==> flow/design.v (excerpt) <==
module master_top#(
    parameter DATA_WIDTH = 32,
    parameter ADDR_WIDTH = 32,
    parameter BRAM_QUANTITY = 6,
    parameter INTERNAL_ADDR_RANGE = 128
)(
    input                           clk,
    input                           areset,
    input  logic [             3:0] awid_i,
    input  logic [ADDR_WIDTH - 1:0] awaddr_i,
    input  logic                    awvalid_i,
    output logic                    awready_o,
    input  logic [             3:0] wid_i,
    input  logic [DATA_WIDTH - 1:0] wdata_i,
    input  logic [             3:0] wstrb_i,
    input  logic                    wlast_i,
    input  logic                    wvalid_i,
    output logic                    wready_o,
    input  logic [             3:0] arid_i,
    input  logic [ADDR_WIDTH - 1:0] araddr_i,
    input  logic                    arvalid_i,
    output logic                    arready_o,
    output logic [             3:0] rid_o,
    output logic [DATA_WIDTH - 1:0] rdata_o,
    output logic                    rlast_o,
    output logic                    rvalid_o,
    input  logic                    rready_i,
    output logic [             3:0] bid_o,
    output logic [             1:0] bresp_o,
    output logic                    bvalid_o,
    input  logic                    bready_i,
    output logic [             3:0] m_awid_o,
    output logic [             7:0] m_awlen_o,
    output logic [             2:0] m_awsize_o,
    output logic [             1:0] m_awburst_o,
    output logic [ADDR_WIDTH - 1:0] m_awaddr_o,
    output logic                    m_awvalid_o,
  ...
==> flow/config.mk <==
export PLATFORM = sky130hd
export DESIGN_NAME = master_top
export DESIGN_NICKNAME = master_top
export VERILOG_FILES = /design/flow/design.v
export SDC_FILE = /design/flow/constraint.sdc
export NUM_CORES = 4
export LEC_CHECK = 0
export CAP_MARGIN = 20
export CORE_MARGIN = 2
export CORE_UTILIZATION = 34
export PLACE_DENSITY = 0.6
export SLEW_MARGIN = 20
==> flow/constraint.sdc <==
create_clock -name core_clock -period 10.2 [get_ports {clk}]
set_input_delay 2.0400 -clock core_clock [delete_from_list [all_inputs] [get_ports {clk}]]
set_output_delay 2.0400 -clock core_clock [all_outputs]
set_load 0.01 [all_outputs]
run.sh (not shown) runs the stock make flow with config.mk's settings and CLKGATE_MAP_FILE=.
Edit:
Settings changed: CORE_UTILIZATION 34 to 71, CTS_CLUSTER_SIZE set to 29, PLACE_DENSITY 0.6 to 0.65.
Clock period 10.2 ns to 3.26 ns, I/O delays scaled along.
With this change the flow produced a layout that fails on negative setup slack.
Flip-flop count is unchanged.
Non-clock buffer count grows by 104.
Final cell count shrinks by 12%.
Design area grows by about 1.1%.
Die size shrinks by about 50%.

========
== build 8 ==
Starting RTL as in the previous note.
clock: 3.26 ns
lec_check: 0
cap_margin: 20
core_margin: 2
core_utilization: 71
cts_cluster_diameter: 64
cts_cluster_size: 29
hold_slack_margin: -0.09
place_density: 0.65
setup_slack_margin: 0.73
slew_margin: 20
[flow] build 8 | stages: complete | final checks: fail | reason: hold timing, setup timing
### build 8 -> build 79
Settings: CTS_CLUSTER_DIAMETER removed (was 64); PLACE_DENSITY changed from 0.65 to 0.6; CORE_UTILIZATION changed from 71 to 59; CTS_CLUSTER_SIZE removed (was 29); SETUP_SLACK_MARGIN removed (was 0.73); HOLD_SLACK_MARGIN removed (was -0.09); the clock period (ns, I/O delays scaled along) changed from 3.26 to 3.25.
Results
STATUS run=build 79 STAGES=ALL_DONE FINAL_CHECKS=FAILED CAUSE=setup timing
For total of clock buffers placed in the layout, dividing the value from build 8 by the value from build 79 gives 0.49.
For the first-pass iteration count of the detailed router, build 79 came in 2 lower than build 8 did.
Compared with build 8, build 79 shows post-cts sizing count lower by 98.
NOTE average wire per cell in the routed design build 8->build 79 decreased by more than 10%
Input changes introduced in build 93 (baseline for comparison: build 79):
Settings: CORE_UTILIZATION: 59 -> 71; HOLD_SLACK_MARGIN: unset -> -0.09; CTS_CLUSTER_SIZE: unset -> 35; SETUP_SLACK_MARGIN: unset -> -0.3; PLACE_DENSITY: 0.6 -> 0.65; the clock period (ns, I/O delays scaled along): 3.25 -> 3.31.
## What came out
Nothing crashed in build 93 and all stages finished; the problem is that the final layout failed, the offending checks being setup timing.
Of build 79 and build 93, build 93 shows the higher met3 track demand over resource, with build 79 below it.
Compared to build 79, build 93 has final standard cell area without fillers 1.2% lower.
[diff] setup slack, build 93 relative to build 79: regression
What build 26 does differently from build 93 at the input level:
Settings: CORE_UTILIZATION: 71 -> 40; HOLD_SLACK_MARGIN: -0.09 -> unset; PLACE_DENSITY: 0.65 -> 0.6; SETUP_SLACK_MARGIN: -0.3 -> unset; CTS_CLUSTER_SIZE: 35 -> unset; the clock period (ns, I/O delays scaled along): 3.31 -> 8.0.
### Flow results
Build 26 — maximum number of pins on one net before global-route repair about 130% higher, build 93 as reference. Build 26 was carried through to the last stage, and its layout satisfied the timing, DRC and antenna checks. Summary of build 26 over build 93: wire length fell 7.1%; via count decreased 1718; critical path required time increased by 3750 ps relative to the old numbers; number of clock-tree buffers in the layout went up. Compared with build 93, build 26 shows a lower net count of the finished layout. The run showing the smaller switching share of power is build 26. The vertical die dimension of build 26 exceeds that of build 93 by 55 um.
For build 4, these inputs were changed with respect to build 26:
Settings: changing CORE_UTILIZATION from 40 to 55; changing the clock period (ns, I/O delays scaled along) from 8.0 to 3.25.
--- outcome ---
- [build 4] flow finished | final checks: failed | reasons: setup timing
- Die height (lower): build 4
- Detailed-route wire length on metal 1 went down slightly going from build 26 to build 4.
- Against build 26, number of cells after detailed placement in build 4 fell by a few percent.
- Worst slack at placement (higher): build 26

========
master_top again, from the RTL that the note above started with.
clock: 3.26 ns
lec_check: 0
cap_margin: 20
core_margin: 2
core_utilization: 72
cts_cluster_size: 29
place_density: 0.65
setup_slack_margin: -0.3
slew_margin: 20
The first run finished but failed the layout checks on setup timing.
Next try:
Settings changed: CORE_UTILIZATION 72 to 64, CTS_CLUSTER_SIZE 29 to not set, PLACE_DENSITY 0.65 to 0.6, SETUP_SLACK_MARGIN -0.3 to not set.
Clock period 3.26 ns to 5.86 ns, I/O delays scaled along.
Result: This time the run went through all stages and came out clean. Global-route usage shrinks by 8.3 points. Setup slack improved by 1.2 ns. Hold slack gets better by 0.24 ns. Wire length decreases by 11%. Total power came out lower by 46%. Synthesized cell count stays the same.
Next try:
Settings changed: CORE_UTILIZATION 64 to 60, PLACE_DENSITY 0.6 to not set.
Clock period 5.86 ns to 3.57 ns, I/O delays scaled along.
Result: The changed run reached the layout checks and failed them: setup timing. Wire length goes up by 1.8%. Total power goes up by about 70%. Die size goes up by about 6.5%. Critical path depth goes down by 2. Clock power goes up by about 80%.
Next try:
Settings changed: CELL_PAD_IN_SITES_GLOBAL_PLACEMENT set to 1, CORE_UTILIZATION 60 to 40, PLACE_DENSITY set to 0.6, TNS_END_PERCENT set to 65.
Clock period 3.57 ns to 8.0 ns, I/O delays scaled along.
After rerunning: The new run finished with timing, DRC and antenna clean. Routed wire length climbs by 9.7%. Setup slack improves by 2.6 ns. Synthesized cell count does not change. Via count drops by 4.1%. Worst hold slack improves by 0.25 ns. Power drops by 53%. Global-route usage drops by 8.6 points.
Next try:
Settings changed: ABC_AREA set to 0, CELL_PAD_IN_SITES_DETAIL_PLACEMENT set to 0, CELL_PAD_IN_SITES_GLOBAL_PLACEMENT 1 to 3, CORE_ASPECT_RATIO set to 1.58, CORE_MARGIN 2 to 7, GPL_ROUTABILITY_DRIVEN set to 1, PLACE_DENSITY 0.6 to 0.9.
After rerunning: Non-clock buffer count is unchanged; area after synthesis stays the same; sequential power stays flat; cell count decreases slightly; register-to-register slack is better by 0.07 ns; sequential share of layout area increases by 0.52 points; sequential cell count is unchanged; combinational power hardly moves; die area went up by roughly a tenth; power shrinks by a few percent.

========
master_top again, from the RTL that the note above started with.
==> flow/design.v (excerpt) <==
module master_top#(
    parameter DATA_WIDTH = 32,
    parameter ADDR_WIDTH = 32,
    parameter BRAM_QUANTITY = 6,
    parameter INTERNAL_ADDR_RANGE = 128
)(
    input                           clk,
    input                           areset,
    input  logic [             3:0] awid_i,
    input  logic [ADDR_WIDTH - 1:0] awaddr_i,
    input  logic                    awvalid_i,
    output logic                    awready_o,
    input  logic [             3:0] wid_i,
    input  logic [DATA_WIDTH - 1:0] wdata_i,
    input  logic [             3:0] wstrb_i,
    input  logic                    wlast_i,
    input  logic                    wvalid_i,
    output logic                    wready_o,
    input  logic [             3:0] arid_i,
    input  logic [ADDR_WIDTH - 1:0] araddr_i,
    input  logic                    arvalid_i,
    output logic                    arready_o,
    output logic [             3:0] rid_o,
    output logic [DATA_WIDTH - 1:0] rdata_o,
    output logic                    rlast_o,
    output logic                    rvalid_o,
    input  logic                    rready_i,
    output logic [             3:0] bid_o,
    output logic [             1:0] bresp_o,
    output logic                    bvalid_o,
    input  logic                    bready_i,
    output logic [             3:0] m_awid_o,
    output logic [             7:0] m_awlen_o,
    output logic [             2:0] m_awsize_o,
    output logic [             1:0] m_awburst_o,
    output logic [ADDR_WIDTH - 1:0] m_awaddr_o,
    output logic                    m_awvalid_o,
    input  logic                    m_awready_i,
    output logic [             3:0] m_wid_o,
    output logic [DATA_WIDTH - 1:0] m_wdata_o,
    output logic [             3:0] m_wstrb_o,
    output logic                    m_wlast_o,
    output logic                    m_wvalid_o,
    input  logic                    m_wready_i,
    input  logic [             3:0] m_bid_i,
    input  logic [             1:0] m_bresp_i,
    input  logic                    m_bvalid_i,
    output logic                    m_bready_o
);
==> flow/config.mk <==
export PLATFORM = sky130hd
export DESIGN_NAME = master_top
export DESIGN_NICKNAME = master_top
export VERILOG_FILES = /design/flow/design.v
export SDC_FILE = /design/flow/constraint.sdc
export NUM_CORES = 4
export LEC_CHECK = 0
export ABC_AREA = 1
export CAP_MARGIN = 20
export CELL_PAD_IN_SITES_GLOBAL_PLACEMENT = 1
export CORE_MARGIN = 2
export CORE_UTILIZATION = 40
export GPL_ROUTABILITY_DRIVEN = 0
export PLACE_DENSITY = 0.46
export SLEW_MARGIN = 20
export TNS_END_PERCENT = 65
==> flow/constraint.sdc <==
create_clock -name core_clock -period 8.0 [get_ports {clk}]
set_input_delay 1.6000 -clock core_clock [delete_from_list [all_inputs] [get_ports {clk}]]
set_output_delay 1.6000 -clock core_clock [all_outputs]
set_load 0.01 [all_outputs]
Rerun with:
==> flow/config.mk (replaced) <==
export PLATFORM = sky130hd
export DESIGN_NAME = master_top
export DESIGN_NICKNAME = master_top
export VERILOG_FILES = /design/flow/design.v
export SDC_FILE = /design/flow/constraint.sdc
export NUM_CORES = 4
export LEC_CHECK = 0
export CAP_MARGIN = 20
export CORE_MARGIN = 2
export CORE_UTILIZATION = 71
export CTS_CLUSTER_SIZE = 35
export PLACE_DENSITY = 0.65
export SLEW_MARGIN = 20
==> flow/constraint.sdc (replaced) <==
create_clock -name core_clock -period 3.57 [get_ports {clk}]
set_input_delay 0.7140 -clock core_clock [delete_from_list [all_inputs] [get_ports {clk}]]
set_output_delay 0.7140 -clock core_clock [all_outputs]
set_load 0.01 [all_outputs]
- This time the run finished but failed the layout checks on negative setup slack
- final area is about the same
- clock power rises by 110%
- total power is higher by 100%
- worst setup slack gets worse by 2.6 ns
- clock-buffer cell count fell by 12
- routed wire length went down by 5.5%
- synthesized cell count fell by 26%
- core utilization is higher by 39 points
Rerun with:
--- a/flow/config.mk
+++ b/flow/config.mk
@@ -7,7 +7,10 @@
 export LEC_CHECK = 0
 export CAP_MARGIN = 20
+export CORE_ASPECT_RATIO = 0.92
 export CORE_MARGIN = 2
 export CORE_UTILIZATION = 71
-export CTS_CLUSTER_SIZE = 35
+export CTS_CLUSTER_SIZE = 29
+export HOLD_SLACK_MARGIN = -0.09
 export PLACE_DENSITY = 0.65
+export SETUP_SLACK_MARGIN = -0.3
 export SLEW_MARGIN = 20
==> flow/constraint.sdc (replaced) <==
create_clock -name core_clock -period 3.26 [get_ports {clk}]
set_input_delay 0.6520 -clock core_clock [delete_from_list [all_inputs] [get_ports {clk}]]
set_output_delay 0.6520 -clock core_clock [all_outputs]
set_load 0.01 [all_outputs]
Result: The new run finished but fails on negative setup slack; setup slack is worse by 0.36 ns; final area barely changes; power rose by 7.0%; synthesized area stays the same; flip-flop count stays the same.
Rerun with:
==> flow/config.mk (replaced) <==
export PLATFORM = sky130hd
export DESIGN_NAME = master_top
export DESIGN_NICKNAME = master_top
export VERILOG_FILES = /design/flow/design.v
export SDC_FILE = /design/flow/constraint.sdc
export NUM_CORES = 4
export LEC_CHECK = 0
export CAP_MARGIN = 20
export CORE_MARGIN = 2
export CORE_UTILIZATION = 40
export PLACE_DENSITY = 0.6
export SLEW_MARGIN = 20
==> flow/constraint.sdc (replaced) <==
create_clock -name core_clock -period 5.86 [get_ports {clk}]
set_input_delay 1.1720 -clock core_clock [delete_from_list [all_inputs] [get_ports {clk}]]
set_output_delay 1.1720 -clock core_clock [all_outputs]
set_load 0.01 [all_outputs]
What happened: The new run completed without violations. Utilization came out lower by 39 points. Hold slack gets better by 0.25 ns. Synthesized cell count does not change. Die area is higher by 75%. Global-route usage fell by 20 points. Total power is lower by about 40%. Worst setup slack gains 1.2 ns. Wire length is lower by about 10%.
Rerun with:
--- a/flow/config.mk
+++ b/flow/config.mk
@@ -6,7 +6,9 @@
 export NUM_CORES = 4
 export LEC_CHECK = 0
-export CAP_MARGIN = 20
+export CAP_MARGIN = 25
 export CORE_MARGIN = 2
 export CORE_UTILIZATION = 40
-export PLACE_DENSITY = 0.6
+export GPL_TIMING_DRIVEN = 0
+export HOLD_SLACK_MARGIN = -0.03
+export MAX_ROUTING_LAYER = met4
 export SLEW_MARGIN = 20
==> flow/constraint.sdc (replaced) <==
create_clock -name core_clock -period 5.02 [get_ports {clk}]
set_input_delay 1.0040 -clock core_clock [delete_from_list [all_inputs] [get_ports {clk}]]
set_output_delay 1.0040 -clock core_clock [all_outputs]
set_load 0.01 [all_outputs]
Combinational power is higher by 30%.
Final area climbs by 2.2%.
Die size stays the same.
Core utilization went up by 1.1 points.
Clock skew grows by 0.0073 ns.
Rerun with:
==> flow/config.mk (replaced) <==
export PLATFORM = sky130hd
export DESIGN_NAME = master_top
export DESIGN_NICKNAME = master_top
export VERILOG_FILES = /design/flow/design.v
export SDC_FILE = /design/flow/constraint.sdc
export NUM_CORES = 4
export LEC_CHECK = 0
export CAP_MARGIN = 20
export CORE_MARGIN = 2
export CORE_UTILIZATION = 72
export CTS_CLUSTER_SIZE = 36
export PLACE_DENSITY = 0.66
export SLEW_MARGIN = 20
==> flow/constraint.sdc (replaced) <==
create_clock -name core_clock -period 3.25 [get_ports {clk}]
set_input_delay 0.6500 -clock core_clock [delete_from_list [all_inputs] [get_ports {clk}]]
set_output_delay 0.6500 -clock core_clock [all_outputs]
set_load 0.01 [all_outputs]
What happened: With this change the flow produced a layout that fails on negative setup slack; utilization went up by 40 points; cell count went down by 12%; global-route usage went up by 21 points; count of clock-buffer cells in the layout went down by 9; cell area went down by about 0.9%; power went up by 55%; wire length went up by about 8%; die area went down by 44%; synthesized area is unchanged.

========
master_top again, from the RTL that the note above started with.
Settings: LEC_CHECK=0, CAP_MARGIN=20, CELL_PAD_IN_SITES_DETAIL_PLACEMENT=1, CORE_ASPECT_RATIO=1.21, CORE_MARGIN=2, CORE_UTILIZATION=28, GPL_ROUTABILITY_DRIVEN=1, GPL_TIMING_DRIVEN=0, MIN_ROUTING_LAYER=met2, PLACE_DENSITY_LB_ADDON=0.12, SETUP_SLACK_MARGIN=0.17, SLEW_MARGIN=20, TNS_END_PERCENT=85; clock period 4.46 ns.
Rerun with:
- CELL_PAD_IN_SITES_DETAIL_PLACEMENT: 1 -> 0
- CORE_UTILIZATION: 28 -> 61
- CTS_CLUSTER_SIZE: default -> 40
- GPL_TIMING_DRIVEN: 0 -> default
- MIN_ROUTING_LAYER: met2 -> met1
- clock period: 4.46 -> 3.28 ns (I/O delays scaled with it)
Effect: Now the flow finished with negative setup slack left. Cell count goes down by 19%. First-iteration DRC count goes down by 62%. Wire length goes down by 27%. Synthesized cell count does not change. Die area goes down by about 53%. Final area goes down by 3.0%. Sequential share of layout area goes up by 1.3 points. Clock-buffer cell count goes down by 13. Global-route usage goes up by 2.0 points. Clock power goes up by about 16%. Core utilization goes up by 40 points.
Rerun with:
- CORE_ASPECT_RATIO: 1.21 -> 0.94
- CORE_UTILIZATION: 61 -> 72
- HOLD_SLACK_MARGIN: default -> -0.08
- PLACE_DENSITY: default -> 0.65
- PLACE_DENSITY_LB_ADDON: 0.12 -> default
- SETUP_SLACK_MARGIN: 0.17 -> -0.31
After rerunning:
- The changed run completed and failed the layout checks on negative setup slack
- fmax rises by a few percent
- final area barely changes
- routed wire length went up by about a fifth
- final cell count is lower slightly
- hold slack degrades by 0.025 ns
- via count goes up by roughly a tenth
- total power goes up by a few percent
- setup slack gets better by 0.25 ns
- area after synthesis is unchanged
- count of clock-buffer cells in the layout is unchanged
Rerun with:
- TNS_END_PERCENT: 85 -> 5
What happened: The changed run produced a layout that fails on negative setup slack. Non-clock buffer count went down by 3. Global-route usage is unchanged. Area after synthesis does not change. Wire length went down by 0.33%. Count of clock-buffer cells in the layout stays the same.
No activity file was given, so power comes from the tool's default toggle rates.
